### flow/run.sh
#!/bin/bash
# the make line also repeats each setting of config.mk as NAME=value (left out here)
make -C /OpenROAD-flow-scripts/flow DESIGN_CONFIG=/design/flow/config.mk WORK_HOME=/design/flow/orfs CLKGATE_MAP_FILE= finish
### flow/config.mk
export PLATFORM = sky130hd
export DESIGN_NAME = pokey_advanced
export DESIGN_NICKNAME = pokey_advanced
export VERILOG_FILES = /design/flow/design.v
export SDC_FILE = /design/flow/constraint.sdc
export NUM_CORES = 4
export LEC_CHECK = 0
export ABC_AREA = 1
export CAP_MARGIN = 20
export CORE_ASPECT_RATIO = 1.38
export CORE_MARGIN = 2
export CORE_UTILIZATION = 72
export CTS_CLUSTER_SIZE = 10
export HOLD_SLACK_MARGIN = 0.28
export PLACE_DENSITY = 0.42
export SETUP_SLACK_MARGIN = 0.36
export SLEW_MARGIN = 40
export TNS_END_PERCENT = 5
### flow/constraint.sdc
create_clock -name core_clock -period 2.9 [get_ports {clk}]
set_input_delay 0.5800 -clock core_clock [delete_from_list [all_inputs] [get_ports {clk}]]
set_output_delay 0.5800 -clock core_clock [all_outputs]
set_load 0.01 [all_outputs]
### flow/design.v
module pokey_advanced (
    input clk,               
    input enable_179mhz,     
    input reset_n,           
    input [3:0] addr,        
    input [7:0] din,         
    input we,                
    output reg audio_pwm     
);
    reg [7:0] audf [0:3];  
    reg [7:0] audc [0:3];  
    reg [7:0] audctl;      
    reg [3:0]  poly4;
    reg [4:0]  poly5;
    reg [16:0] poly17; 
    reg [15:0] counter [0:3]; 
    reg [3:0]  chan_out;    
    reg [4:0] count_64k;    
    reg [6:0] count_15k;    
    reg tick_64khz;
    reg tick_15khz;
    always @(posedge clk) begin
        tick_64khz <= 0;
        tick_15khz <= 0;
        if (!reset_n) begin
            count_64k <= 0;
            count_15k <= 0;
        end else if (enable_179mhz) begin
            if (count_64k == 27) begin  
                count_64k <= 0;
                tick_64khz <= 1;
            end else begin
                count_64k <= count_64k + 1;
            end
            if (count_15k == 113) begin  
                count_15k <= 0;
                tick_15khz <= 1;
            end else begin
                count_15k <= count_15k + 1;
            end
        end
    end
    always @(posedge clk) begin
        if (!reset_n) begin
            audctl <= 0;
            audc[0]<=0; audc[1]<=0; audc[2]<=0; audc[3]<=0;
            audf[0]<=0; audf[1]<=0; audf[2]<=0; audf[3]<=0;
        end else if (we) begin
            case (addr)
                0: audf[0] <= din;
                1: audc[0] <= din;
                2: audf[1] <= din;
                3: audc[1] <= din;
                4: audf[2] <= din;
                5: audc[2] <= din;
                6: audf[3] <= din;
                7: audc[3] <= din;
                8: audctl <= din;
            endcase
        end
    end
    wire p4_next = !(poly4[3] ^ poly4[2]);
    wire p5_next = !(poly5[4] ^ poly5[2]);
    wire p17_next = !(poly17[16] ^ poly17[4]);
    always @(posedge clk) begin
        if (!reset_n) begin
            poly4 <= 4'b1011;
            poly5 <= 5'b10101;
            poly17 <= 17'b10101010101010101;
        end else if (enable_179mhz) begin
            poly4 <= {poly4[2:0], p4_next};
            poly5 <= {poly5[3:0], p5_next};
            poly17 <= {poly17[15:0], p17_next};
        end
    end
    wire link_12 = audctl[4];
    wire link_34 = audctl[3];
    wire use_15khz = audctl[0];  
    integer i;
    reg channel_tick;  
    always @(posedge clk) begin
        if (!reset_n) begin
            counter[0] <= 0; counter[1] <= 0; counter[2] <= 0; counter[3] <= 0;
            chan_out <= 0;
        end else
        for (i=0; i<4; i=i+1) begin
            channel_tick = (use_15khz) ? tick_15khz : tick_64khz;
            if (i == 0 && audctl[6]) channel_tick = enable_179mhz;
            if (i == 2 && audctl[5]) channel_tick = enable_179mhz;
            if (channel_tick) begin
                if (!((i==1 && link_12) || (i==3 && link_34))) begin
                    if (counter[i] == 0) begin
                        if (i==0 && link_12) 
                            counter[i] <= {audf[1], audf[0]}; 
                        else if (i==2 && link_34) 
                            counter[i] <= {audf[3], audf[2]}; 
                        else 
                            counter[i] <= audf[i];
                        case (audc[i][7:5])
                            3'b000: chan_out[i] <= poly17[16] && poly5[4];  
                            3'b001: chan_out[i] <= poly5[4];                
                            3'b010: chan_out[i] <= poly17[16] && poly5[4]; 
                            3'b011: chan_out[i] <= poly5[4];               
                            3'b100: chan_out[i] <= poly17[16];              
                            3'b101: chan_out[i] <= ~chan_out[i];            
                            3'b110: chan_out[i] <= poly17[16];             
                            3'b111: chan_out[i] <= ~chan_out[i];            
                        endcase
                    end else begin
                        counter[i] <= counter[i] - 1;
                    end
                end
            end
        end
    end
    reg [5:0] mixed_audio; 
    integer k;
    always @(*) begin
        mixed_audio = 0;
        for (k=0; k<4; k=k+1) begin
            if (chan_out[k]) begin
                mixed_audio = mixed_audio + audc[k][3:0];
            end
        end
    end
    reg [5:0] pwm_counter;
    always @(posedge clk) begin
        if (!reset_n) begin
            pwm_counter <= 0;
            audio_pwm <= 0;
        end else begin
            pwm_counter <= pwm_counter + 1;
            audio_pwm <= (pwm_counter < mixed_audio);
        end
    end
endmodule
==> results of run 1 <==
layout make-up:
cell class,count,area [µm²],area share
clock buffer,18,429,0.0422
clock inverter,14,163,0.0160
inverter,166,623,0.0612
multi-input combinational,968,4960,0.487
tap,150,188,0.0184
timing repair buffer,43,373,0.0366
sequential,172,3450,0.339
through the flow:
step	setup TNS [ns]	total power, µW	std cells	worst slack, ns
2_1_floorplan	-0.487	2970	1342	-0.487
3_3_place_gp	-0.592	3120	1496	-0.592
3_5_place_dp	-0.698	3130	1496	-0.698
4_1_cts	-0.672	5400	1529	-0.672
5_1_grt	-0.759	5610	1531	-0.759
6_report	-0.641	5420	1531	-0.641
layer usage:
metal	global-route usage	wire, µm	vias to the layer above
met5	0	0	-
met4	0.148	681	0
met3	0.0562	1190	62
met2	0.581	11200	286
met1	0.405	9260	3994
li1	-	-	4383
repair_timing:
action,CTS,global route
setup buffers,1,2
pin swaps,17,13
endpoints found under the setup margin,1,1
resized,15,9
==> run summary, run 1 <==
flow finished, numbers: ys flop type=dfxtp_1, R2R depth=20, main kind of combinational logic by area=simple AND/OR/NAND/NOR gates, worst flop-to-flop path endpoint=audio_pwm, XOR/XNOR Area Share=0.0195, wire length per cell=14.6 µm, H-tree Lvls=4, worst-margin pin slew=0.751 ns, CTS tree=done, P_clk=2320 µW, register share after synthesis=0.383, share of total power in combinational logic=0.113, routed wire length=22300 µm, Dominant cell area share=0.383, # rows=48, internal power=3920 µW, top power consumer group=registers, fin crit share=1.22, CP endpoint=audio_pwm, CP Cell Sequence=nand2_2 > inv_2 > ha_4 > inv_2 > fa_2 > o21ai_4 > fa_2 > inv_2 > o21ai_4 > ha_1 > nand3_2 > nand3_2 > buf_4 > xnor2_1 > nand2_1 > nand2_1 > ha_4 > a21oi_2 > o211ai_1 > a21oi_1, Compound Share, Synth=0.141, root buffer cell=clkbuf_16, Final setup viols=1, Reg power frac=0.458, Async S/R FF share, synth=0, #FFs+latches synth=172, clk latency of the worst-skew pair=0.45 ns, Core Util, Final=0.823, Initial DRC Count=572, number of global-route vias before repair=8208, Max Slew Vio Count=0, worst min-delay path endpoint=audf[0][4], status=failed layout checks, clk slew on worst S/H paths=0.07 ns, largest net degree at the start of global routing=79, WS Path Type=register to register, worst setup slack after layout=-0.641 ns, die x size=99.2 µm, Core Region=12400 µm², RR Startpoint=chan_out[0], Fmax=282 MHz, CP startpoint=chan_out[0], initial antenna violation count=0, Max-Slew Margin vs Limit=0.499, # Cells Yosys=1342, shortest period the worst path allows=3.54 ns, Via Count=8725, FP Core Util=0.727, max cap viols=0, clock network fraction of design power=0.429, Synth mux share=0, RSZ-0062 raised after global routing=yes, hold crit path type=register to register, tool warnings=36, GR Overflow Total=0, top-count cell post-synth=nand2_1, drt pass-1 iters=5, slowest stage delay, CP=0.54 ns, commonest cells in the netlist=nand2_1, nor2_1, dfxtp_1, Via density=5.70, Switch Pwr=1500 µW, average cell area after synthesis=6.70 µm², # diodes=0, seq pwr=2480 µW, Worst setup SP type=register, total CTS buffers=17, P_comb=613 µW, ANT nets after route=0, die height=135 µm, Clock Skew=0.0133 ns, synthesized cell area=9000 µm², post-cts hold-fix buffer tally=0, Critical-path top delay cell=fa_2, clock sink count=172, CP required=3.27 ns, Top cells by area=dfxtp_1, nand2_1, nor2_1, o21ai_0, inv_1, Critical Path End Type=register, Buf/Inv on CP=4, sw frac=0.276, adder-cell area share of the yosys netlist=0.0456, Placer Congestion=0.949, CP top delay family=adder cells, Yosys top cell by area=dfxtp_1, die area=13400 µm², Final nets=1415, Hold Path Stages=2, Worst Path Arrival=3.92 ns, Finished Cell Area=10200 µm², Area Overhead vs Synth=13.1%, endpoints failing hold=0, boundary pin count=17, Filler cells=857, worst-case clock buffer depth=2, Syn Nets=1389, HPWL Detailed=15000 µm, pwr/cell area=532 nW/µm², CP Max Fanout=3, GRT Total Usage=0.335, DP Area=9450 µm², Post-Syn Instances=1342, Yosys Chip Area=9000 µm², Layout Check Fails=negative setup slack, first-pass GRT wire length=36900 µm, number of distinct library cells after synthesis=46, WP depth=20, R2R setup slack=-0.64 ns, hold_ws=0.447 ns, EDFF count, synth=0, most frequent CP cell=inv_2, synth warn=4, Peak VDD IR=0.577 mV, # port buffers=16, yosys simple share=0.323, Remaining DRCs=0, Leak Pwr=0.00471 µW, min-delay src=audf[0][4]
==> inputs of run 2 (changes only) <==
Settings changed: CORE_ASPECT_RATIO 1.38 to not set, CTS_CLUSTER_DIAMETER set to 364, CTS_CLUSTER_SIZE 10 to 81, HOLD_SLACK_MARGIN 0.28 to 0.26, PLACE_DENSITY 0.42 to 0.4, SETUP_SLACK_MARGIN 0.36 to -0.29, SLEW_MARGIN 40 to 20, TNS_END_PERCENT 5 to not set.
Clock period 2.9 ns to 2.89 ns, I/O delays scaled along.
==> run summary, run 2 <==
flow finished, numbers: Fmax=283 MHz, WP depth=25, share of total power in combinational logic=0.108, Max-Slew Margin vs Limit=0.451, boundary pin count=17, Top cells by area=dfxtp_1, nand2_1, nor2_1, o21ai_0, inv_1, worst-margin pin slew=0.819 ns, Cells after DPL=1524, yosys simple share=0.323, sw frac=0.252, # Cells Yosys=1342, ANT nets after route=0, Final nets=1426, CTS tree=done, tool warnings=36, Filler cells=769, CP top delay family=adder cells, Layout Check Fails=negative setup slack, Worst setup SP type=register, H-tree Lvls=4, worst flop-to-flop path endpoint=audio_pwm, GRT Total Usage=0.360, count of non-filler cells in the finished layout=1560, worst min-delay path endpoint=audf[0][7], Placer Congestion=0.935, fin crit share=1.22, endpoints failing hold=0, Core Util, Final=0.854, pwr/cell area=562 nW/µm², clock sink count=172, seq pwr=2490 µW, Max Slew Vio Count=0, CP Max Fanout=4, number of global-route vias before repair=8480, die x size=116 µm, Multi-input gate area=4920 µm², Clock Skew=0.00860 ns, shortest period the worst path allows=3.54 ns, worst-case clock buffer depth=2, Reg power frac=0.430, Core Region=12100 µm², Critical Path End Type=register, Switch Pwr=1460 µW, WS Path Type=register to register, largest net degree at the start of global routing=45, Hold Path Stages=2, Yosys top cell by area=dfxtp_1, CP required=3.25 ns, number of distinct library cells after synthesis=46, worst setup slack after layout=-0.646 ns, Area Overhead vs Synth=14.9%, root buffer cell=clkbuf_16, synthesized cell area=9000 µm², P_comb=628 µW, top power consumer group=clock, max cap viols=0, register share after synthesis=0.383, Critical-path top delay cell=fa_2, total CTS buffers=17, R2R setup slack=-0.65 ns, Via Count=8989, R2R depth=25, Buf/Inv on CP=3, Dominant cell area share=0.383, Reg area=3450 µm², commonest cells in the netlist=nand2_1, nor2_1, dfxtp_1, synth warn=4, status=failed layout checks, die area=13400 µm², #FFs+latches synth=172, power after layout=5810 µW, wire length per cell=15.0 µm, clock network fraction of design power=0.462, ys flop type=dfxtp_1, average cell area after synthesis=6.70 µm², hold crit path type=register to register, drt pass-1 iters=6, most frequent CP cell=nand2_1, CP startpoint=chan_out[0], HPWL Detailed=14700 µm, FP Core Util=0.743, # port buffers=16, Initial DRC Count=1003, Syn Nets=1389, XOR/XNOR Area Share=0.0195, EDFF count, synth=0, CP endpoint=audio_pwm, Synth mux share=0, clk slew on worst S/H paths=0.06 ns, first-pass GRT wire length=38500 µm, Compound Share, Synth=0.141, Yosys Chip Area=9000 µm², initial antenna violation count=0, Post-Syn Instances=1342, P_clk=2680 µW, Async S/R FF share, synth=0, top-count cell post-synth=nand2_1, Remaining DRCs=0, RR Startpoint=chan_out[0], Via density=5.76, Worst Path Arrival=3.90 ns, # diodes=0, min-delay src=audf[0][7], adder-cell area share of the yosys netlist=0.0456, # rows=40, post-cts hold-fix buffer tally=0, clk latency of the worst-skew pair=0.43 ns, internal power=4340 µW, Leak Pwr=0.00481 µW, Peak VDD IR=0.566 mV, RSZ-0062 raised after global routing=yes, Final setup viols=1, GR Overflow Total=0, slowest stage delay, CP=0.38 ns, routed wire length=23400 µm, die height=116 µm, main kind of combinational logic by area=simple AND/OR/NAND/NOR gates
## run 2: repair_timing
action,4_1_cts,5_1_grt
pin swaps,7,9
endpoints found under the setup margin,1,1
gates resized,10,8
buffers inserted,3,1
## run 2: cell type report
class,instances,share of cell area
multi-input combinational,968,0.476
sequential,172,0.333
inverter,166,0.0603
clock buffer,20,0.0451
timing repair buffer,54,0.0428
clock inverter,12,0.0221
tap,168,0.0203
## run 2: metal layers
layer / share of wire / track usage / vias to the layer above
met5: 0 / 0 / -
met1: 0.42 / 0.454 / 4115
met2: 0.48 / 0.606 / 378
met3: 0.071 / 0.0837 / 75
li1: - / - / 4421
met4: 0.032 / 0.132 / 0
## run 2: stage by stage
| stage | cell area, µm² | setup WS (ns) | setup TNS [ns] | hold WS, ns |
|---|---|---|---|---|
| after floorplan | 9080 | -0.497 | -0.497 | 0.420 |
| after global placement | 9530 | -0.583 | -0.583 | 0.431 |
| after detailed placement | 9530 | -0.687 | -0.687 | 0.435 |
| after CTS | 10300 | -0.649 | -0.649 | 0.447 |
| after global routing | 10300 | -0.844 | -0.844 | 0.475 |
| final | 10300 | -0.646 | -0.646 | 0.448 |
==> inputs of run 3 (changes only) <==
Settings changed: ABC_AREA 1 to not set, CORE_UTILIZATION 72 to 40, CTS_CLUSTER_DIAMETER 364 to not set, CTS_CLUSTER_SIZE 81 to not set, HOLD_SLACK_MARGIN 0.26 to not set, PLACE_DENSITY 0.4 to not set, SETUP_SLACK_MARGIN -0.29 to 0.61.
Clock period 2.89 ns to 5.2 ns, I/O delays scaled along.
==> run summary, run 3 <==
flow finished, numbers: die x size=150 µm, Clock Skew=0.0100 ns, die height=150 µm, number of distinct library cells after synthesis=68, internal power=2120 µW, GR Overflow Total=0, top power consumer group=registers, RR Startpoint=chan_out[0], top-count cell post-synth=dfxtp_1, FP Core Util=0.406, Compound Share, Synth=0.124, Yosys top cell by area=dfxtp_1, Finished Cell Area=9600 µm², CP top delay family=adder cells, XOR/XNOR Area Share=0.0391, GRT Total Usage=0.180, Via Count=6879, Async S/R FF share, synth=0, Reg power frac=0.487, clock sink count=172, hold_ws=0.473 ns, die area=22500 µm², tool warnings=31, status=complete, no violations, seq pwr=1370 µW, CP Cell Sequence=and2_4 > ha_2 > inv_1 > fa_2 > nor2b_1 > nand3b_1 > xor2_2 > ha_4 > a21oi_2 > and3_1 > nor2_1 > mux2_4 > ha_4 > and3_1 > a221oi_2 > buf_4 > nor4b_2 > a311oi_2 > ha_1 > a211oi_2 > nand2_1 > o21ai_1, Final nets=1019, hold crit path type=register to register, Hold Path Stages=1, EDFF count, synth=0, Syn Nets=1025, Fmax=227 MHz, Worst setup SP type=register, number of global-route vias before repair=6244, largest net degree at the start of global routing=69, clk latency of the worst-skew pair=0.44 ns, total CTS buffers=17, worst-case clock buffer depth=2, routed wire length=19900 µm, yosys simple share=0.233, Final setup viols=0, min-delay src=pwm_counter[0], RSZ-0062 raised after global routing=no, CP endpoint=audio_pwm, Dominant cell area share=0.404, WS Path Type=register to register, average cell area after synthesis=8.71 µm², P_comb=133 µW, Switch Pwr=683 µW, Critical-path top delay cell=dfxtp_4, # port buffers=16, CTS tree=done, CP startpoint=chan_out[0], sw frac=0.243, endpoints failing hold=0, max cap viols=0, initial antenna violation count=0, worst flop-to-flop path endpoint=audio_pwm, Max Slew Vio Count=0, shortest period the worst path allows=4.40 ns, Post-Syn Instances=978, pwr/cell area=292 nW/µm², synthesized cell area=8520 µm², Core Region=21000 µm², # rows=53, Worst Path Arrival=4.77 ns, commonest cells in the netlist=dfxtp_1, nor2_1, mux2i_1, Buf/Inv on CP=2, CP required=5.57 ns, ANT nets after route=0, #FFs+latches synth=172, H-tree Lvls=4, Yosys Chip Area=8520 µm², Leak Pwr=0.00376 µW, Via density=5.46, boundary pin count=17, ys flop type=dfxtp_1, worst min-delay path endpoint=pwm_counter[0], synth warn=4, Max-Slew Margin vs Limit=0.434, Remaining DRCs=0, clk slew on worst S/H paths=0.07 ns, # Cells Yosys=978, register share after synthesis=0.404, slowest stage delay, CP=0.37 ns, setup TNS=0 ns, DP Area=8840 µm², root buffer cell=clkbuf_16, drt pass-1 iters=5, clock network fraction of design power=0.465, R2R setup slack=0.80 ns, CP Max Fanout=5, Area Overhead vs Synth=12.7%, WP depth=22, # diodes=0, worst-margin pin slew=0.843 ns, HPWL Detailed=13300 µm, fin crit share=0.846, Placer Congestion=0.827, Peak VDD IR=0.201 mV, main kind of combinational logic by area=simple AND/OR/NAND/NOR gates, share of total power in combinational logic=0.048, R2R depth=22, P_clk=1310 µW, first-pass GRT wire length=32200 µm, Top cells by area=dfxtp_1, mux2i_1, nor2_1, ha_1, nand2_1, Initial DRC Count=431, adder-cell area share of the yosys netlist=0.0494, Critical Path End Type=register, wire length per cell=15.8 µm, Synth mux share=0.114, power after layout=2810 µW
run 3: repair_timing:
action	4_1_cts	5_1_grt
hold buffers	0	0
buffers inserted	3	7
pin swaps	4	8
setup endpoints to repair	1	1
resized	6	12
run 3: routing by layer:
metal,track usage,share of wire
met4,0.0495,0.018
met3,0.0338,0.034
met1,0.250,0.49
met2,0.285,0.45
met5,0,0
run 3: final cells by class:
| class | instances | area (µm²) |
|---|---|---|
| clock buffer | 17 | 425 |
| clock inverter | 15 | 174 |
| timing repair buffer | 35 | 293 |
| multi-input combinational | 725 | 4830 |
| tap | 275 | 344 |
| fill | 2061 | 11400 |
| sequential | 172 | 3450 |
| inverter | 21 | 80.1 |
run 3: per-stage QoR:
step | instances | util | setup WS (ns)
global route | 1260 | 0.458 | 0.582
floorplan | 978 | - | 0.731
detailed placement | 1218 | 0.422 | 0.270
finish | 1260 | 0.458 | 0.800
global placement | 1218 | 0.422 | 0.340
CTS | 1253 | 0.453 | 0.612
==> inputs of run 4 (changes only) <==
Settings changed: SETUP_SLACK_MARGIN 0.61 to not set.
Clock period 5.2 ns to 8.15 ns, I/O delays scaled along.
==> run summary, run 4 <==
flow finished, numbers: status=complete, no violations, die x size=150 µm, Initial DRC Count=397, hold crit path type=register to register, clock sink count=172, Area Overhead vs Synth=10.1%, Hold Path Stages=1, # diodes=0, Compound Share, Synth=0.124, # rows=53, register share after synthesis=0.404, CP Max Fanout=7, CP top delay family=adder cells, XOR/XNOR Area Share=0.0391, fin crit share=0.619, endpoints failing hold=0, # port buffers=16, WP depth=22, Remaining DRCs=0, Synth mux share=0.114, Via density=5.45, worst-case clock buffer depth=2, main kind of combinational logic by area=simple AND/OR/NAND/NOR gates, Critical-path top delay cell=dfxtp_1, Clock Skew=0.0130 ns, initial antenna violation count=0, HPWL Detailed=13200 µm, Peak VDD IR=0.128 mV, Post-Syn Instances=978, Core Util, Final=0.447, RSZ-0062 raised after global routing=no, CP Cell Sequence=and2_1 > ha_1 > inv_1 > fa_1 > nor2b_1 > nand3b_1 > xor2_1 > ha_1 > a21oi_1 > and3_1 > nor2_1 > mux2_2 > ha_1 > and3_1 > a221oi_1 > nor2b_1 > o31a_1 > a311oi_1 > ha_1 > a211oi_1 > nand2_1 > o21ai_0, Switch Pwr=426 µW, GR Overflow Total=0, clock network fraction of design power=0.445, ys flop type=dfxtp_1, Async S/R FF share, synth=0, sw frac=0.247, P_comb=83.7 µW, commonest cells in the netlist=dfxtp_1, nor2_1, mux2i_1, CP startpoint=chan_out[0], Leak Pwr=0.00366 µW, Buf/Inv on CP=1, Yosys Chip Area=8520 µm², root buffer cell=clkbuf_16, max cap viols=0, Top cells by area=dfxtp_1, mux2i_1, nor2_1, ha_1, nand2_1, Dominant cell area share=0.404, yosys simple share=0.233, Syn Nets=1025, R2R depth=22, Max Slew Vio Count=0, largest net degree at the start of global routing=62, slowest stage delay, CP=0.45 ns, worst flop-to-flop path endpoint=audio_pwm, routed wire length=19400 µm, number of distinct library cells after synthesis=68, WS Path Type=register to register, setup TNS=0 ns, average cell area after synthesis=8.71 µm², Core Region=21000 µm², Yosys top cell by area=dfxtp_1, GRT Total Usage=0.179, Worst Path Arrival=5.40 ns, Final nets=1007, adder-cell area share of the yosys netlist=0.0494, worst-margin pin slew=0.934 ns, min-delay src=pwm_counter[0], P_clk=766 µW, first-pass GRT wire length=32300 µm, boundary pin count=17, ANT nets after route=0, worst min-delay path endpoint=pwm_counter[0], Fmax=198 MHz, number of global-route vias before repair=6440, die height=150 µm, H-tree Lvls=4, Post-CTS Setup Inserts=0, # Cells Yosys=978, RR Startpoint=chan_out[0], Filler cells=2075, FP Core Util=0.406, pwr/cell area=184 nW/µm², Worst setup SP type=register, Placer Congestion=0.839, tool warnings=31, Reg power frac=0.506, power after layout=1720 µW, synth warn=4, Final setup viols=0, die area=22500 µm², Max-Slew Margin vs Limit=0.377, drt pass-1 iters=5, wire length per cell=15.6 µm, share of total power in combinational logic=0.049, Via Count=6799, seq pwr=872 µW, #FFs+latches synth=172, clk latency of the worst-skew pair=0.44 ns, PostCTS Resize Cnt=0, clk slew on worst S/H paths=0.07 ns, most frequent CP cell=ha_1, top-count cell post-synth=dfxtp_1, R2R setup slack=3.11 ns, CP endpoint=audio_pwm, CP required=8.51 ns, internal power=1300 µW, post-cts hold-fix buffer tally=0, top power consumer group=registers, synthesized cell area=8520 µm², CTS tree=done, Critical Path End Type=register, total CTS buffers=17, shortest period the worst path allows=5.04 ns, EDFF count, synth=0
-- run 4: routing by layer --
metal / track usage / wire length (µm)
met5: 0 / 0
met1: 0.242 / 9690
met2: 0.287 / 8770
met3: 0.0357 / 560
met4: 0.0599 / 416
-- run 4: through the flow --
stage	setup slack (ns)	cell area [µm²]	hold WS [ns]	cells
4_1_cts	3.12	9380	0.474	1248
5_1_grt	2.70	9380	0.482	1248
3_5_place_dp	3.15	8820	0.461	1216
2_1_floorplan	3.68	8520	0.429	978
6_report	3.11	9380	0.471	1248
3_3_place_gp	3.28	8820	0.448	1216
-- run 4: final cells by class --
cell class	instances	area, µm²	area share
Timing Repair Buffer	23	203	0.0216
Clock buffer	19	443	0.0472
Multi-Input combinational cell	725	4750	0.507
Inverter	21	80.1	0.00854
Tap cell	275	344	0.0367
Sequential cell	172	3440	0.367
Clock inverter	13	108	0.0115
==> inputs of run 5 (changes only) <==
Settings changed: CAP_MARGIN 20 to 15, CORE_MARGIN 2 to 10, GPL_ROUTABILITY_DRIVEN set to 1, MIN_ROUTING_LAYER set to met2.
Clock period 8.15 ns to 3.09 ns, I/O delays scaled along.
==> run summary, run 5 <==
flow finished, numbers: status=failed layout checks, Layout Check Fails=design-rule violations, negative setup slack, Syn Nets=1025, ANT nets after route=0, clk slew on worst S/H paths=0.07 ns, worst min-delay path endpoint=pwm_counter[0], DP Area=9110 µm², pwr/cell area=476 nW/µm², Peak VDD IR=0.384 mV, Finished Cell Area=9770 µm², boundary pin count=17, top power consumer group=registers, # diodes=0, RR Startpoint=chan_out[0], root buffer cell=clkbuf_16, FP Core Util=0.406, EDFF count, synth=0, HPWL Detailed=13600 µm, min-delay src=pwm_counter[0], R2R depth=22, #FFs+latches synth=172, GR Util met1=0, Core Region=21000 µm², GR Util met2=0.253, Leak Pwr=0.00386 µW, wire length per cell=16.0 µm, R2R setup slack=-1.24 ns, Placer Congestion=0.810, slowest stage delay, CP=0.37 ns, adder-cell area share of the yosys netlist=0.0494, hold crit path type=register to register, clk latency of the worst-skew pair=0.44 ns, Buf/Inv on CP=1, Remaining DRCs=3, register share after synthesis=0.404, worst-case clock buffer depth=2, sw frac=0.248, seq pwr=2300 µW, total CTS buffers=17, main kind of combinational logic by area=simple AND/OR/NAND/NOR gates, die x size=166 µm, die area=27500 µm², Top cells by area=dfxtp_1, mux2i_1, nor2_1, ha_1, nand2_1, met3 Usage GRT=0.304, CP required=3.46 ns, RSZ-0062 raised after global routing=yes, post-cts hold-fix buffer tally=0, Hold Path Stages=1, CP Cell Sequence=and2_4 > ha_4 > inv_2 > fa_2 > nor2b_2 > nand3b_1 > xor2_2 > ha_1 > a21oi_2 > and3_1 > nor2_1 > mux2_4 > ha_4 > and3_4 > a221oi_4 > nor2b_1 > o31a_1 > a311oi_2 > ha_1 > a211oi_2 > nand2_1 > o21ai_1, worst setup slack after layout=-1.24 ns, count of non-filler cells in the finished layout=1284, number of global-route vias before repair=10.2k, ys flop type=dfxtp_1, Reg power frac=0.495, Dominant cell area share=0.404, GRT Total Usage=0.218, P_clk=2110 µW, worst flop-to-flop path endpoint=audio_pwm, Switch Pwr=1150 µW, endpoints failing hold=0, GR Overflow Total=0, drt pass-1 iters=53, # port buffers=16, pre-CTS setup slack=-1.35 ns, setup TNS=-1.24 ns, largest net degree at the start of global routing=63, Compound Share, Synth=0.124, CP endpoint=audio_pwm, initial antenna violation count=0, Critical Path End Type=register, Area Overhead vs Synth=14.6%, Yosys Chip Area=8520 µm², commonest cells in the netlist=dfxtp_1, nor2_1, mux2i_1, synth warn=4, yosys simple share=0.233, Synth mux share=0.114, Final setup viols=1, CP top delay family=adder cells, WS Path Type=register to register, Worst Path Arrival=4.71 ns, Max-Slew Margin vs Limit=0.472, # rows=53, Fmax=231 MHz, number of distinct library cells after synthesis=68, power after layout=4650 µW, # Cells Yosys=978, routed wire length=20600 µm, P_comb=239 µW, synthesized cell area=8520 µm², shortest period the worst path allows=4.33 ns, fin crit share=1.40, Most Crowded Layer GR=met3, clock sink count=172, Cells after DPL=1247, Clock Skew=0.00882 ns, Via Count=9791, Post-Syn Instances=978, Max Slew Vio Count=0, Yosys top cell by area=dfxtp_1, top-count cell post-synth=dfxtp_1, Critical-path top delay cell=fa_2, Final nets=1044, CTS tree=done, H-tree Lvls=4, Worst setup SP type=register, clock network fraction of design power=0.454, die height=166 µm, average cell area after synthesis=8.71 µm², max cap viols=0, first-pass GRT wire length=33300 µm, Async S/R FF share, synth=0, internal power=3500 µW, WP depth=22, Initial DRC Count=1430, Via density=7.63, share of total power in combinational logic=0.051, CP startpoint=chan_out[0], CP Max Fanout=4, tool warnings=34, XOR/XNOR Area Share=0.0391, worst-margin pin slew=0.789 ns
[run 5: through the flow]
| step | hold WS (ns) | util |
|---|---|---|
| 3_3_place_gp | 0.452 | 0.435 |
| 3_5_place_dp | 0.462 | 0.435 |
| 2_1_floorplan | 0.429 | - |
| 4_1_cts | 0.477 | 0.465 |
| 6_report | 0.473 | 0.466 |
| 5_1_grt | 0.499 | 0.466 |
[run 5: area by class of cell]
type | count | area, µm²
fillers | 2051 | 11200
multi-input cells | 725 | 4850
flip-flops and latches | 172 | 3440
repair buffers | 60 | 493
clock buffers | 19 | 443
well taps | 275 | 344
clock inverters | 12 | 115
inverters | 21 | 80.1
[run 5: timing repair]
| action | CTS | global route |
|---|---|---|
| hold endpoints to repair | 0 | 0 |
| setup endpoints to repair | 1 | 1 |
| resized | 6 | 3 |
| pin swaps | 11 | 2 |
| cloned | 0 | 0 |
| setup buffers | 5 | 1 |
[run 5: routing by layer]
layer / vias to the layer above / share of wire / routed length, µm
li1: 3501 / - / -
met1: 3508 / 0 / 0
met2: 2570 / 0.52 / 10800
met3: 208 / 0.41 / 8490
met4: 4 / 0.061 / 1250
met5: - / 0.0024 / 50
==> inputs of run 6 (changes only) <==
Settings changed: CAP_MARGIN 15 to 20, CORE_MARGIN 10 to 5, CORE_UTILIZATION 40 to 64, CTS_CLUSTER_SIZE set to 18, GPL_ROUTABILITY_DRIVEN 1 to not set, MIN_ROUTING_LAYER met2 to not set, PLACE_DENSITY set to 0.71, TNS_END_PERCENT set to 45.
Clock period 3.09 ns to 2.9 ns, I/O delays scaled along.
==> run summary, run 6 <==
flow finished, numbers: Fmax=230 MHz, shortest period the worst path allows=4.35 ns, CTS tree=done, share of total power in combinational logic=0.050, main kind of combinational logic by area=simple AND/OR/NAND/NOR gates, # port buffers=16, Via density=6.23, Area Overhead vs Synth=12.6%, RR Startpoint=chan_out[0], number of global-route vias before repair=7105, largest net degree at the start of global routing=44, post-cts hold-fix buffer tally=0, worst setup slack after layout=-1.45 ns, wire length per cell=17.3 µm, total CTS buffers=17, P_comb=247 µW, FP Core Util=0.648, setup TNS=-1.45 ns, GR Overflow Total=0, clock sink count=172, ANT nets after route=0, yosys simple share=0.233, endpoints failing hold=0, RSZ-0062 raised after global routing=yes, ys flop type=dfxtp_1, top power consumer group=registers, Peak VDD IR=0.535 mV, fin crit share=1.50, Worst setup SP type=register, initial antenna violation count=0, tool warnings=36, # Cells Yosys=978, CP Max Fanout=5, clk slew on worst S/H paths=0.07 ns, Syn Nets=1025, Yosys Chip Area=8520 µm², adder-cell area share of the yosys netlist=0.0494, Remaining DRCs=0, hold crit path type=register to register, Post-Syn Instances=978, die x size=125 µm, # diodes=0, GRT Total Usage=0.258, Buf/Inv on CP=1, Synth mux share=0.114, DP Area=8970 µm², CP top delay family=adder cells, Clock Skew=0.0106 ns, CP startpoint=chan_out[0], seq pwr=2450 µW, Initial DRC Count=692, R2R depth=22, max cap viols=0, Core Region=13100 µm², worst-margin pin slew=0.814 ns, Final nets=1036, Switch Pwr=1200 µW, worst min-delay path endpoint=poly17[10], average cell area after synthesis=8.71 µm², Via Count=7342, die area=15700 µm², synthesized cell area=8520 µm², pwr/cell area=517 nW/µm², Layout Check Fails=negative setup slack, EDFF count, synth=0, min-delay src=poly17[10], hold_ws=0.475 ns, Yosys top cell by area=dfxtp_1, Worst Path Arrival=4.71 ns, register share after synthesis=0.404, H-tree Lvls=4, clock network fraction of design power=0.456, sw frac=0.243, # rows=42, WS Path Type=register to register, Compound Share, Synth=0.124, Placer Congestion=0.883, HPWL Detailed=13900 µm, routed wire length=20400 µm, commonest cells in the netlist=dfxtp_1, nor2_1, mux2i_1, WP depth=22, Reg power frac=0.494, drt pass-1 iters=5, CP endpoint=audio_pwm, worst flop-to-flop path endpoint=audio_pwm, P_clk=2260 µW, die height=125 µm, worst-case clock buffer depth=2, Top cells by area=dfxtp_1, mux2i_1, nor2_1, ha_1, nand2_1, slowest stage delay, CP=0.37 ns, R2R setup slack=-1.45 ns, internal power=3750 µW, Critical Path End Type=register, Max Slew Vio Count=0, synth warn=4, CP required=3.27 ns, first-pass GRT wire length=33700 µm, status=failed layout checks, root buffer cell=clkbuf_16, Leak Pwr=0.00383 µW, clk latency of the worst-skew pair=0.44 ns, Final setup viols=1, Async S/R FF share, synth=0, XOR/XNOR Area Share=0.0391, Finished Cell Area=9590 µm², Hold Path Stages=2, Critical-path top delay cell=dfxtp_4, Filler cells=999, Dominant cell area share=0.404, #FFs+latches synth=172, boundary pin count=17, CP Cell Sequence=and2_4 > ha_4 > inv_1 > fa_2 > nor2b_2 > nand3b_1 > xor2_1 > ha_1 > a21oi_2 > and3_1 > nor2_1 > mux2_4 > ha_4 > and3_4 > a221oi_4 > nor2b_1 > o31a_1 > a311oi_2 > ha_1 > a211oi_2 > nand2_1 > o21ai_1, top-count cell post-synth=dfxtp_1, number of distinct library cells after synthesis=68, Max-Slew Margin vs Limit=0.454
==> run 6: metrics by stage <==
| step | setup slack (ns) | instances | power, µW | utilization |
|---|---|---|---|---|
| floorplan | -1.20 | 978 | 2660 | - |
| global placement | -1.35 | 1145 | 2740 | 0.683 |
| detailed placement | -1.55 | 1145 | 2750 | 0.683 |
| CTS | -1.42 | 1178 | 4980 | 0.730 |
| global route | -1.70 | 1178 | 5130 | 0.730 |
| finish | -1.45 | 1178 | 4960 | 0.730 |
==> run 6: repair_timing <==
action | 4_1_cts | 5_1_grt
setup endpoints to repair | 1 | 1
buffers inserted | 1 | 0
resized | 5 | 1
gates cloned | 0 | 0
pin swaps | 4 | 0
==> run 6: final cells by class <==
type,count,area (µm²),area share
clock buffer,18,439,0.0458
sequential,172,3450,0.359
inverter,21,78.8,0.00822
clock inverter,14,146,0.0153
multi-input combinational,725,4830,0.503
timing repair buffer,52,433,0.0451
tap,176,220,0.0230
==> run 6: layer usage <==
metal	track usage	vias up	routed length, µm
met1	0.332	3518	9000
met5	0	-	0
li1	-	3519	-
met2	0.432	262	9830
met4	0.0957	0	367
met3	0.0516	43	1200
==> inputs of run 7 (changes only) <==
Settings changed: CAP_MARGIN 20 to 15, CORE_MARGIN 5 to 10, CORE_UTILIZATION 64 to 40, CTS_CLUSTER_SIZE 18 to 43, GPL_ROUTABILITY_DRIVEN set to 1, HOLD_SLACK_MARGIN set to 0.11, MAX_ROUTING_LAYER set to met4, MIN_ROUTING_LAYER set to met2, PLACE_DENSITY 0.71 to not set, PLACE_DENSITY_LB_ADDON set to 0.13, SETUP_SLACK_MARGIN set to 0.72, SLEW_MARGIN 20 to 10, TNS_END_PERCENT 45 to 5.
Clock period 2.9 ns to 3.09 ns, I/O delays scaled along.
==> run summary, run 7 <==
flow finished, numbers: first-pass GRT wire length=34400 µm, WS Path Type=register to register, Reg power frac=0.479, status=failed layout checks, Layout Check Fails=negative setup slack, initial antenna violation count=0, R2R setup slack=-1.14 ns, total CTS buffers=17, worst min-delay path endpoint=pwm_counter[0], CP endpoint=audio_pwm, Post-Syn Instances=978, CP required=3.47 ns, CP Max Fanout=4, #FFs+latches synth=172, Syn Nets=1025, min-delay src=pwm_counter[0], wire length per cell=16.6 µm, die height=166 µm, Peak VDD IR=0.397 mV, HPWL Detailed=14200 µm, Final nets=1043, Hold Path Stages=1, # port buffers=16, M1 wire length=0 µm, slowest stage delay, CP=0.35 ns, synth warn=4, post-cts hold-fix buffer tally=0, WP depth=22, Buf/Inv on CP=1, Finished Cell Area=9830 µm², clk slew on worst S/H paths=0.07 ns, EDFF count, synth=0, clock network fraction of design power=0.470, Critical Path End Type=register, Max Slew Vio Count=0, # Cells Yosys=978, H-tree Lvls=4, Synth mux share=0.114, clk latency of the worst-skew pair=0.44 ns, worst-margin pin slew=0.789 ns, Via density=7.59, routed wl met3=9260 µm, top power consumer group=registers, count of non-filler cells in the finished layout=1284, CP startpoint=chan_out[0], Placer Congestion=0.896, average cell area after synthesis=8.71 µm², fin crit share=1.37, RR Startpoint=chan_out[0], P_comb=242 µW, register share after synthesis=0.404, R2R depth=22, # rows=53, Switch Pwr=1210 µW, Cells after DPL=1248, sw frac=0.253, tool warnings=34, shortest period the worst path allows=4.23 ns, main kind of combinational logic by area=simple AND/OR/NAND/NOR gates, uppermost layer routed=met4, internal power=3580 µW, Initial DRC Count=1232, top-count cell post-synth=dfxtp_1, hold crit path type=register to register, endpoints failing hold=0, Fmax=236 MHz, seq pwr=2300 µW, Yosys Chip Area=8520 µm², share of total power in combinational logic=0.050, die x size=166 µm, power after layout=4800 µW, adder-cell area share of the yosys netlist=0.0494, number of distinct library cells after synthesis=68, clock sink count=172, pwr/cell area=488 nW/µm², Critical-path top delay cell=fa_2, P_clk=2260 µW, Area Overhead vs Synth=15.4%, Compound Share, Synth=0.124, synthesized cell area=8520 µm², routed wire length=21300 µm, drt pass-1 iters=12, Async S/R FF share, synth=0, GR Overflow Total=0, boundary pin count=17, Final setup viols=1, worst flop-to-flop path endpoint=audio_pwm, commonest cells in the netlist=dfxtp_1, nor2_1, mux2i_1, ys flop type=dfxtp_1, number of global-route vias before repair=10.2k, Worst setup SP type=register, DP Area=9120 µm², worst-case clock buffer depth=2, CTS tree=done, FP Core Util=0.406, GRT Total Usage=0.239, Dominant cell area share=0.404, CP top delay family=adder cells, Clock Skew=0.00918 ns, Core Region=21000 µm², RSZ-0062 raised after global routing=yes, yosys simple share=0.233, root buffer cell=clkbuf_16, XOR/XNOR Area Share=0.0391, largest net degree at the start of global routing=37, # diodes=0, CP Cell Sequence=and2_4 > ha_4 > inv_2 > fa_2 > nor2b_2 > nand3b_1 > xor2_1 > ha_1 > a21oi_2 > and3_1 > nor2_1 > mux2_4 > ha_4 > and3_4 > a221oi_4 > nor2b_1 > o31a_1 > a311oi_2 > ha_1 > a211oi_2 > nand2_1 > o21ai_1, Remaining DRCs=0, max cap viols=0, DR WL met2=10900 µm, Yosys top cell by area=dfxtp_1, Via Count=9746, die area=27500 µm², ANT nets after route=0, Max-Slew Margin vs Limit=0.459, Leak Pwr=0.00388 µW, worst setup slack after layout=-1.14 ns, setup TNS=-1.14 ns, Worst Path Arrival=4.61 ns, Top cells by area=dfxtp_1, mux2i_1, nor2_1, ha_1, nand2_1
## run 7: repair_timing
| action | CTS | global route |
|---|---|---|
| resized | 6 | 11 |
| pin swaps | 10 | 6 |
| endpoints found under the setup margin | 1 | 33 |
| gates cloned | 0 | 0 |
| buffers inserted | 4 | 0 |
## run 7: area by class of cell
class | count | area [µm²]
timing repair buffer | 59 | 489
clock buffer | 17 | 425
fill | 2059 | 11100
inverter | 21 | 80.1
tap | 275 | 344
sequential | 172 | 3450
multi-input combinational | 725 | 4870
clock inverter | 15 | 175
## run 7: per-layer routing
metal | global-route usage | vias up
li1 | - | 3498
met1 | - | 3505
met2 | 0.249 | 2572
met3 | 0.342 | 171
met4 | 0.0497 | 0
met5 | - | -
## run 7: through the flow
step | utilization | hold WS, ns | setup slack, ns
after floorplan | - | 0.429 | -1.01
after global placement | 0.435 | 0.448 | -1.17
after detailed placement | 0.435 | 0.455 | -1.30
after CTS | 0.467 | 0.472 | -1.20
after global routing | 0.469 | 0.497 | -1.39
final | 0.469 | 0.468 | -1.14
==> inputs of run 8 (changes only) <==
Settings changed: ABC_AREA set to 1, CAP_MARGIN 15 to 0, CORE_ASPECT_RATIO set to 0.93, CORE_MARGIN 10 to 2, CORE_UTILIZATION 40 to 72, CTS_CLUSTER_DIAMETER set to 129, CTS_CLUSTER_SIZE 43 to 82, GPL_ROUTABILITY_DRIVEN 1 to not set, HOLD_SLACK_MARGIN 0.11 to not set, MAX_ROUTING_LAYER met4 to met5, MIN_ROUTING_LAYER met2 to met1, PLACE_DENSITY set to 0.36, PLACE_DENSITY_LB_ADDON 0.13 to not set, SETUP_SLACK_MARGIN 0.72 to 0.82, SLEW_MARGIN 10 to 20, TNS_END_PERCENT 5 to not set.
Clock period 3.09 ns to 2.89 ns, I/O delays scaled along.
==> run summary, run 8 <==
flow finished, numbers: min-delay src=audf[0][2], CP Max Fanout=4, Reg power frac=0.475, root buffer cell=clkbuf_16, Clock Skew=0.00830 ns, Critical-path top delay cell=fa_2, HPWL Detailed=15000 µm, # rows=39, CP top delay family=adder cells, max cap viols=0, total CTS buffers=17, Max-Slew Margin vs Limit=0.550, GR Overflow Total=0, endpoints failing hold=0, die area=13400 µm², Top cells by area=dfxtp_1, nand2_1, nor2_1, o21ai_0, inv_1, fin crit share=1.26, Area Overhead vs Synth=12.8%, top power consumer group=registers, worst min-delay path endpoint=audf[0][2], R2R depth=25, EDFF count, synth=0, Via Count=8796, R2R setup slack=-0.75 ns, yosys simple share=0.323, die height=112 µm, average cell area after synthesis=6.70 µm², Reg area=3450 µm², Syn Nets=1389, # port buffers=16, RR Startpoint=audc[0][0], Post-Syn Instances=1342, Switch Pwr=1460 µW, hold crit path type=register to register, boundary pin count=17, adder-cell area share of the yosys netlist=0.0456, sw frac=0.278, # Cells Yosys=1342, Worst Path Arrival=4.00 ns, slowest stage delay, CP=0.39 ns, pwr/cell area=518 nW/µm², CP required=3.25 ns, Synth mux share=0, share of total power in combinational logic=0.118, Compound Share, Synth=0.141, P_clk=2140 µW, Peak VDD IR=0.454 mV, clk latency of the worst-skew pair=0.43 ns, number of global-route vias before repair=7827, Initial DRC Count=906, routed wire length=22500 µm, Final nets=1415, Final setup viols=1, ANT nets after route=0, Finished Cell Area=10100 µm², initial antenna violation count=0, drt pass-1 iters=5, Placer Congestion=0.943, #FFs+latches synth=172, # diodes=0, Core Region=12200 µm², XOR/XNOR Area Share=0.0195, worst flop-to-flop path endpoint=audio_pwm, largest net degree at the start of global routing=56, DP Area=9470 µm², tool warnings=36, WS Path Type=register to register, pre-CTS setup slack=-0.708 ns, Filler cells=851, FP Core Util=0.735, most frequent CP cell=nand2_2, die x size=120 µm, shortest period the worst path allows=3.64 ns, Remaining DRCs=0, Worst setup SP type=register, wire length per cell=14.6 µm, internal power=3800 µW, clk slew on worst S/H paths=0.06 ns, Buf/Inv on CP=3, Max Slew Vio Count=0, Yosys top cell by area=dfxtp_1, CP endpoint=audio_pwm, CP startpoint=audc[0][0], Dominant cell area share=0.383, Critical Path End Type=register, GRT Total Usage=0.337, synth warn=4, worst-case clock buffer depth=2, top-count cell post-synth=nand2_1, Async S/R FF share, synth=0, RSZ-0062 raised after global routing=yes, Multi-input gate area=4970 µm², P_comb=619 µW, Via density=5.69, main kind of combinational logic by area=simple AND/OR/NAND/NOR gates, commonest cells in the netlist=nand2_1, nor2_1, dfxtp_1, first-pass GRT wire length=36900 µm, H-tree Lvls=4, Leak Pwr=0.00466 µW, worst-margin pin slew=0.674 ns, Hold Path Stages=2, ys flop type=dfxtp_1, Layout Check Fails=negative setup slack, clock sink count=172, clock network fraction of design power=0.408, synthesized cell area=9000 µm², seq pwr=2490 µW, Yosys Chip Area=9000 µm², WP depth=25, Fmax=275 MHz, status=failed layout checks, worst setup slack after layout=-0.746 ns, CTS tree=done, post-cts hold-fix buffer tally=0, register share after synthesis=0.383, number of distinct library cells after synthesis=46
-- run 8: stage by stage --
stage / util / TNS (ns) / cells / hold slack, ns / total power, µW
3_5_place_dp: 0.773 / -0.708 / 1512 / 0.440 / 3140
2_1_floorplan: - / -0.497 / 1342 / 0.420 / 2980
6_report: 0.829 / -0.746 / 1545 / 0.448 / 5250
4_1_cts: 0.823 / -0.616 / 1544 / 0.449 / 5230
3_3_place_gp: 0.773 / -0.593 / 1512 / 0.433 / 3120
5_1_grt: 0.829 / -0.894 / 1545 / 0.468 / 5440
-- run 8: layout make-up --
type	instances	share of cell area
clock buffer	21	0.0454
multi-input combinational	968	0.490
inverter	166	0.0614
timing repair buffer	43	0.0355
tap	164	0.0202
clock inverter	11	0.00851
sequential	172	0.339
-- run 8: routing by layer --
metal / global-route usage / vias up / wire length, µm
met3: 0.0558 / 49 / 1680
li1: - / 4394 / -
met5: 0 / - / 0
met2: 0.533 / 335 / 10500
met1: 0.467 / 4018 / 9890
met4: 0.118 / 0 / 461
-- run 8: what timing repair did --
action,4_1_cts,5_1_grt
pin swaps,3,7
setup buffers,0,1
resized,11,14
endpoints found under the setup margin,1,15
==> inputs of run 9 (changes only) <==
Settings changed: ABC_AREA 1 to not set, CAP_MARGIN 0 to 20, CELL_PAD_IN_SITES_GLOBAL_PLACEMENT set to 3, CORE_ASPECT_RATIO 0.93 to 1.56, CTS_CLUSTER_DIAMETER 129 to 47, CTS_CLUSTER_SIZE 82 to not set, GPL_TIMING_DRIVEN set to 1, MAX_ROUTING_LAYER met5 to not set, MIN_ROUTING_LAYER met1 to not set, PLACE_DENSITY 0.36 to 0.89, SETUP_SLACK_MARGIN 0.82 to not set, SLEW_MARGIN 20 to 0, TNS_END_PERCENT set to 80.
Clock period 2.89 ns to 3.3 ns, I/O delays scaled along.
==> run summary, run 9 <==
run metrics: status=stopped before the end, failing step=global placement without I/O, stop err=[ERROR GPL-0301] Utilization 156.180 % exceeds 100%., die x size=91.1 µm, top-count cell post-synth=dfxtp_1, die area=12700 µm², EDFF count, synth=0, ys flop type=dfxtp_1, Synth mux share=0.114, die height=140 µm, Async S/R FF share, synth=0, Yosys top cell by area=dfxtp_1, register share after synthesis=0.404, # rows=49, Yosys Chip Area=8520 µm², Top cells by area=dfxtp_1, mux2i_1, nor2_1, ha_1, nand2_1, #FFs+latches synth=172, XOR/XNOR Area Share=0.0391, Syn Nets=1025, synthesized cell area=8520 µm², average cell area after synthesis=8.71 µm², Dominant cell area share=0.404, # Cells Yosys=978, Post-Syn Instances=978, Compound Share, Synth=0.124, commonest cells in the netlist=dfxtp_1, nor2_1, mux2i_1, yosys simple share=0.233, synth warn=4, adder-cell area share of the yosys netlist=0.0494, FP Core Util=0.739, main kind of combinational logic by area=simple AND/OR/NAND/NOR gates, number of distinct library cells after synthesis=68, Core Region=11500 µm²
==> inputs of run 10 (changes only) <==
Settings changed: ABC_AREA set to 0, CAP_MARGIN 20 to 35, CELL_PAD_IN_SITES_GLOBAL_PLACEMENT 3 to not set, CORE_ASPECT_RATIO 1.56 to 1.27, CTS_CLUSTER_DIAMETER 47 to not set, GPL_TIMING_DRIVEN 1 to not set, HOLD_SLACK_MARGIN set to -0.08, MAX_ROUTING_LAYER set to met4, MIN_ROUTING_LAYER set to met1, PLACE_DENSITY 0.89 to not set, SLEW_MARGIN 0 to 20, TNS_END_PERCENT 80 to not set.
Clock period 3.3 ns to 3.66 ns, I/O delays scaled along.
==> run summary, run 10 <==
flow finished, numbers: synthesized cell area=8520 µm², ys flop type=dfxtp_1, die height=127 µm, top power consumer group=registers, #FFs+latches synth=172, Yosys top cell by area=dfxtp_1, P_clk=1730 µW, Syn Nets=1025, # port buffers=16, CP Cell Sequence=and2_4 > ha_4 > inv_2 > fa_2 > nor2b_4 > nand3b_1 > xor2_2 > ha_4 > a21oi_4 > and3_1 > nor2_1 > mux2_4 > ha_4 > and3_1 > a221oi_4 > nor2b_1 > o31a_1 > a311oi_2 > ha_1 > a211oi_2 > nand2_1 > o21ai_1, HPWL Detailed=14000 µm, ANT nets after route=0, worst flop-to-flop path endpoint=audio_pwm, die x size=101 µm, worst min-delay path endpoint=poly17[8], Async S/R FF share, synth=0, CP endpoint=audio_pwm, first-pass GRT wire length=35400 µm, total CTS buffers=17, CP Max Fanout=4, yosys simple share=0.233, # Cells Yosys=978, sw frac=0.239, Switch Pwr=928 µW, P_comb=204 µW, Buf/Inv on CP=1, worst-case clock buffer depth=2, pwr/cell area=406 nW/µm², largest net degree at the start of global routing=56, clock sink count=172, tool warnings=36, average cell area after synthesis=8.71 µm², drt pass-1 iters=5, DP Area=8860 µm², Critical-path top delay cell=dfxtp_4, endpoints failing hold=0, worst setup slack after layout=-0.908 ns, main kind of combinational logic by area=simple AND/OR/NAND/NOR gates, boundary pin count=17, EDFF count, synth=0, synth warn=4, setup TNS=-0.908 ns, Synth mux share=0.114, Final setup viols=1, Worst setup SP type=register, internal power=2950 µW, worst-margin pin slew=0.794 ns, Remaining DRCs=0, Hold Path Stages=2, GR Overflow Total=0, Via Count=7507, XOR/XNOR Area Share=0.0391, H-tree Lvls=4, Layout Check Fails=negative setup slack, Via density=6.60, Peak VDD IR=0.399 mV, Yosys Chip Area=8520 µm², WS Path Type=register to register, routed wire length=21700 µm, clk latency of the worst-skew pair=0.44 ns, Final nets=1033, Initial DRC Count=622, fin crit share=1.25, max cap viols=0, commonest cells in the netlist=dfxtp_1, nor2_1, mux2i_1, die area=12700 µm², Core Util, Final=0.830, Finished Cell Area=9550 µm², Cells after DPL=1100, adder-cell area share of the yosys netlist=0.0494, CP required=4.03 ns, slowest stage delay, CP=0.38 ns, clk slew on worst S/H paths=0.07 ns, wire length per cell=19.1 µm, # diodes=0, CP top delay family=adder cells, R2R setup slack=-0.91 ns, register share after synthesis=0.404, status=failed layout checks, initial antenna violation count=0, Post-Syn Instances=978, Compound Share, Synth=0.124, share of total power in combinational logic=0.053, WP depth=22, FP Core Util=0.740, Area Overhead vs Synth=12.2%, RR Startpoint=chan_out[0], CTS tree=done, # rows=44, Dominant cell area share=0.404, hold crit path type=register to register, R2R depth=22, Critical Path End Type=register, Leak Pwr=0.00381 µW, Worst Path Arrival=4.94 ns, top-count cell post-synth=dfxtp_1, number of global-route vias before repair=7467, number of distinct library cells after synthesis=68, Max Slew Vio Count=0, shortest period the worst path allows=4.57 ns, min-delay src=poly17[8], Top cells by area=dfxtp_1, mux2i_1, nor2_1, ha_1, nand2_1, CP startpoint=chan_out[0], Reg power frac=0.500, root buffer cell=clkbuf_16, power after layout=3880 µW, Fmax=219 MHz, Placer Congestion=0.918, Core Region=11500 µm², most frequent CP cell=ha_4, GRT Total Usage=0.359, clock network fraction of design power=0.447, Clock Skew=0.00615 ns, Max-Slew Margin vs Limit=0.471, count of non-filler cells in the finished layout=1137, seq pwr=1940 µW, RSZ-0062 raised after global routing=yes
==> run 10: repair_timing <==
action	CTS	global route
pin swaps	6	3
endpoints found under the setup margin	1	1
gates resized	13	2
hold buffers	0	0
buffers inserted	1	3
==> run 10: per-stage QoR <==
step           hold WS [ns]  setup WS [ns]
3_5_place_dp          0.462         -0.820
4_1_cts               0.479         -0.716
3_3_place_gp          0.446         -0.572
5_1_grt               0.502          -1.07
2_1_floorplan         0.429         -0.438
6_report              0.478         -0.908
==> run 10: layout make-up <==
cell class	count	area, µm²
Inverter	21	78.8
Fill cell	717	1950
Tap cell	138	173
Multi-Input combinational cell	725	4890
Clock buffer	21	450
Clock inverter	11	109
Sequential cell	172	3450
Timing Repair Buffer	49	408
==> run 10: metal layers <==
metal / vias to the layer above / track usage / wire length [µm]
met2: 326 / 0.612 / 11000
met4: 0 / 0.176 / 840
met1: 3570 / 0.403 / 8500
li1: 3526 / - / -
met3: 85 / 0.0623 / 1360
met5: - / - / 0
==> inputs of run 11 (changes only) <==
Settings changed: ABC_AREA 0 to 1, CAP_MARGIN 35 to 20, CORE_ASPECT_RATIO 1.27 to not set, CTS_CLUSTER_DIAMETER set to 387, CTS_CLUSTER_SIZE set to 100, HOLD_SLACK_MARGIN -0.08 to not set, MAX_ROUTING_LAYER met4 to not set, MIN_ROUTING_LAYER met1 to not set, PLACE_DENSITY set to 0.41, SETUP_SLACK_MARGIN set to 0.56, TNS_END_PERCENT set to 10.
Clock period 3.66 ns to 4.04 ns, I/O delays scaled along.
==> run summary, run 11 <==
flow finished, numbers: status=complete, no violations, # port buffers=16, Remaining DRCs=0, CP required=4.41 ns, setup TNS=0 ns, Fmax=283 MHz, # diodes=0, die x size=116 µm, P_clk=1810 µW, CTS tree=done, routed wire length=22000 µm, HPWL Detailed=14600 µm, synth warn=4, GR Overflow Total=0, Max Slew Vio Count=0, pre-CTS setup slack=0.252 ns, P_comb=443 µW, Hold Path Stages=2, Post-Syn Instances=1342, clk slew on worst S/H paths=0.07 ns, Initial DRC Count=965, clock sink count=172, endpoints failing hold=0, H-tree Lvls=4, Async S/R FF share, synth=0, RSZ-0062 raised after global routing=yes, Placer Congestion=0.907, ys flop type=dfxtp_1, sw frac=0.256, number of distinct library cells after synthesis=46, largest net degree at the start of global routing=57, Critical-path top delay cell=fa_2, synthesized cell area=9000 µm², Syn Nets=1389, average cell area after synthesis=6.70 µm², CP top delay family=adder cells, CP endpoint=audio_pwm, # rows=40, pwr/cell area=399 nW/µm², adder-cell area share of the yosys netlist=0.0456, GRT Total Usage=0.338, # Cells Yosys=1342, EDFF count, synth=0, Yosys top cell by area=dfxtp_1, R2R setup slack=0.50 ns, seq pwr=1780 µW, WS Path Type=register to register, Reg area=3450 µm², Final nets=1400, Peak VDD IR=0.346 mV, post-cts hold-fix buffer tally=0, XOR/XNOR Area Share=0.0195, Worst Path Arrival=3.91 ns, Compound Share, Synth=0.141, shortest period the worst path allows=3.54 ns, top power consumer group=clock, worst-margin pin slew=0.693 ns, R2R depth=18, Via Count=8789, total CTS buffers=17, Yosys Chip Area=9000 µm², WP depth=18, first-pass GRT wire length=36300 µm, ANT nets after route=0, Core Region=12100 µm², Filler cells=851, root buffer cell=clkbuf_16, Reg power frac=0.442, max cap viols=0, main kind of combinational logic by area=simple AND/OR/NAND/NOR gates, CP Max Fanout=3, internal power=3000 µW, Max-Slew Margin vs Limit=0.538, commonest cells in the netlist=nand2_1, nor2_1, dfxtp_1, number of global-route vias before repair=8107, clock network fraction of design power=0.448, boundary pin count=17, Final setup viols=0, slowest stage delay, CP=0.54 ns, clk latency of the worst-skew pair=0.43 ns, die area=13400 µm², tool warnings=35, CP startpoint=chan_out[0], Via density=5.73, initial antenna violation count=0, FP Core Util=0.743, register share after synthesis=0.383, Clock Skew=0.00863 ns, Multi-input gate area=4910 µm², #FFs+latches synth=172, Dominant cell area share=0.383, Worst setup SP type=register, Synth mux share=0, wire length per cell=14.4 µm, Leak Pwr=0.00465 µW, top-count cell post-synth=nand2_1, Buf/Inv on CP=4, worst-case clock buffer depth=2, Top cells by area=dfxtp_1, nand2_1, nor2_1, o21ai_0, inv_1, share of total power in combinational logic=0.110, fin crit share=0.875, CP Cell Sequence=nand2_2 > inv_2 > ha_4 > inv_2 > fa_2 > o21ai_4 > fa_2 > inv_1 > o21ai_2 > inv_1 > fa_2 > nand3b_1 > a21oi_2 > xnor2_1 > ha_1 > nand2_1 > o211ai_1 > a21oi_1, worst min-delay path endpoint=audf[0][1], most frequent CP cell=fa_2, die height=116 µm, min-delay src=audf[0][1], Critical Path End Type=register, drt pass-1 iters=5, worst setup slack after layout=0.503 ns, Area Overhead vs Synth=12.3%, worst flop-to-flop path endpoint=audio_pwm, RR Startpoint=chan_out[0], yosys simple share=0.323, hold crit path type=register to register, Switch Pwr=1030 µW
==> run 11: metrics by stage <==
step	instance area (µm²)	hold slack [ns]	power, µW	instances	utilization
2_1_floorplan	9020	0.420	2130	1342	-
3_3_place_gp	9290	0.432	2230	1497	0.767
3_5_place_dp	9290	0.436	2240	1497	0.767
4_1_cts	10100	0.448	4040	1532	0.831
5_1_grt	10100	0.462	4170	1534	0.834
6_report	10100	0.448	4040	1534	0.834
==> run 11: what timing repair did <==
item	CTS	global route
setup buffers	3	2
gates resized	25	4
setup endpoints to repair	1	1
pin swaps	19	13
==> run 11: final cells by class <==
cell class	count	area share
flip-flops and latches	172	0.341
clock inverters	14	0.0211
inverters	166	0.0617
multi-input cells	968	0.486
clock buffers	18	0.0435
well taps	168	0.0208
repair buffers	28	0.0255
==> run 11: layer usage <==
| metal | track usage | up-vias | routed length (µm) |
|---|---|---|---|
| met5 | 0 | - | 0 |
| met4 | 0.137 | 0 | 519 |
| met3 | 0.0832 | 64 | 1700 |
| met2 | 0.558 | 349 | 10500 |
| met1 | 0.428 | 4021 | 9360 |
| li1 | - | 4355 | - |
==> inputs of run 12 (changes only) <==
Settings changed: ABC_AREA 1 to 0, CAP_MARGIN 20 to 35, CELL_PAD_IN_SITES_GLOBAL_PLACEMENT set to 1, CORE_ASPECT_RATIO set to 0.88, CORE_MARGIN 2 to 7, CORE_UTILIZATION 72 to 18, CTS_CLUSTER_DIAMETER 387 to not set, CTS_CLUSTER_SIZE 100 to 84, GPL_ROUTABILITY_DRIVEN set to 0, GPL_TIMING_DRIVEN set to 0, MAX_ROUTING_LAYER set to met5, MIN_ROUTING_LAYER set to met1, PLACE_DENSITY 0.41 to not set, PLACE_DENSITY_LB_ADDON set to 0.15, SETUP_SLACK_MARGIN 0.56 to -0.05, SLEW_MARGIN 20 to 10, TNS_END_PERCENT 10 to not set.
Clock period 4.04 ns to 3.75 ns, I/O delays scaled along.
==> run summary, run 12 <==
flow finished, numbers: die x size=246 µm, CTS tree=done, Layout Check Fails=negative setup slack, shortest period the worst path allows=4.53 ns, first-pass GRT wire length=44000 µm, Synth mux share=0.114, initial antenna violation count=1, worst min-delay path endpoint=poly17[14], drt pass-1 iters=4, Core Region=46600 µm², yosys simple share=0.233, Via Count=7113, synth warn=4, max cap viols=0, GR Overflow Total=0, register share after synthesis=0.404, seq pwr=1890 µW, CP top delay family=adder cells, H-tree Lvls=4, CP Max Fanout=4, CP Cell Sequence=and2_4 > ha_4 > inv_1 > fa_2 > nand2b_1 > nand3b_1 > xor2_2 > ha_4 > nand3_1 > a21oi_2 > nor2_1 > mux2_4 > ha_4 > and3_4 > a221oi_4 > buf_4 > nor4b_2 > a311oi_2 > ha_1 > a211oi_2 > nand2_1 > o21ai_2, endpoints failing hold=0, hold crit path type=register to register, main kind of combinational logic by area=simple AND/OR/NAND/NOR gates, RR Startpoint=chan_out[0], WP depth=22, root buffer cell=clkbuf_16, Max Slew Vio Count=0, CP endpoint=audio_pwm, # rows=74, top-count cell post-synth=dfxtp_1, CP required=4.13 ns, Max-Slew Margin vs Limit=0.391, status=failed layout checks, clock network fraction of design power=0.465, largest net degree at the start of global routing=18, Reg power frac=0.479, slowest stage delay, CP=0.37 ns, setup TNS=-0.780 ns, Worst setup SP type=register, GRT Total Usage=0.108, Compound Share, Synth=0.124, fin crit share=1.21, synthesized cell area=8520 µm², clk slew on worst S/H paths=0.07 ns, worst flop-to-flop path endpoint=audio_pwm, Syn Nets=1025, Yosys Chip Area=8520 µm², pwr/cell area=387 nW/µm², XOR/XNOR Area Share=0.0391, Final nets=1063, Via density=4.34, Critical-path top delay cell=dfxtp_4, tool warnings=34, Cells after DPL=1597, Yosys top cell by area=dfxtp_1, Post-Syn Instances=978, clk latency of the worst-skew pair=0.45 ns, Buf/Inv on CP=2, FP Core Util=0.183, min-delay src=poly17[13], worst-margin pin slew=0.913 ns, Clock Skew=0.0195 ns, # port buffers=8, adder-cell area share of the yosys netlist=0.0494, Hold Path Stages=2, Filler cells=5090, R2R depth=22, Switch Pwr=1050 µW, routed wire length=28600 µm, CP startpoint=chan_out[0], Peak VDD IR=0.318 mV, pre-CTS setup slack=-1.04 ns, Final setup viols=1, count of non-filler cells in the finished layout=1638, Core Util, Final=0.219, RSZ-0062 raised after global routing=yes, number of global-route vias before repair=7061, ANT nets after route=0, ys flop type=dfxtp_1, wire length per cell=17.5 µm, Fmax=221 MHz, EDFF count, synth=0, Dominant cell area share=0.404, Remaining DRCs=0, die height=218 µm, WS Path Type=register to register, worst-case clock buffer depth=2, commonest cells in the netlist=dfxtp_1, nor2_1, mux2i_1, Initial DRC Count=462, clock sink count=172, number of distinct library cells after synthesis=68, R2R setup slack=-0.78 ns, Leak Pwr=0.00378 µW, HPWL Detailed=20300 µm, Area Overhead vs Synth=19.7%, #FFs+latches synth=172, die area=53600 µm², average cell area after synthesis=8.71 µm², # Cells Yosys=978, sw frac=0.265, P_comb=220 µW, Async S/R FF share, synth=0, share of total power in combinational logic=0.056, boundary pin count=17, Critical Path End Type=register, Worst Path Arrival=4.91 ns, Top cells by area=dfxtp_1, mux2i_1, nor2_1, ha_1, nand2_1, P_clk=1840 µW, top power consumer group=registers, internal power=2900 µW, worst setup slack after layout=-0.780 ns, most frequent CP cell=ha_4, total CTS buffers=17
run 12: metal layers:
metal  track usage  part of all wire
met1         0.159              0.54
met2         0.159              0.42
met3        0.0223             0.029
met4        0.0276             0.010
met5             0                 0
run 12: metrics by stage:
| step | total power (µW) | cell area, µm² | hold slack [ns] |
|---|---|---|---|
| after floorplan | 2060 | 8560 | 0.429 |
| after global placement | 2160 | 9400 | 0.461 |
| after detailed placement | 2160 | 9440 | 0.456 |
| after CTS | 4040 | 10200 | 0.477 |
| after global routing | 4140 | 10200 | 0.499 |
| final | 3950 | 10200 | 0.471 |
run 12: timing repair:
action | in CTS | in global routing
hold buffers | 0 | 0
resized | 13 | 4
pin swaps | 11 | 10
setup endpoints to repair | 1 | 1
buffers inserted | 7 | 1
run 12: area by class of cell:
type,instances,area [µm²],share of cell area
clock buffers,18,439,0.0431
multi-input cells,725,4890,0.480
plain buffers,59,238,0.0233
well taps,608,761,0.0746
diodes,1,2.50,0.000245
flip-flops and latches,172,3450,0.338
inverters,21,78.8,0.00773
clock inverters,14,149,0.0146
repair buffers,20,193,0.0189
Power figures rest on the tool's default switching activity, not on a simulated workload.
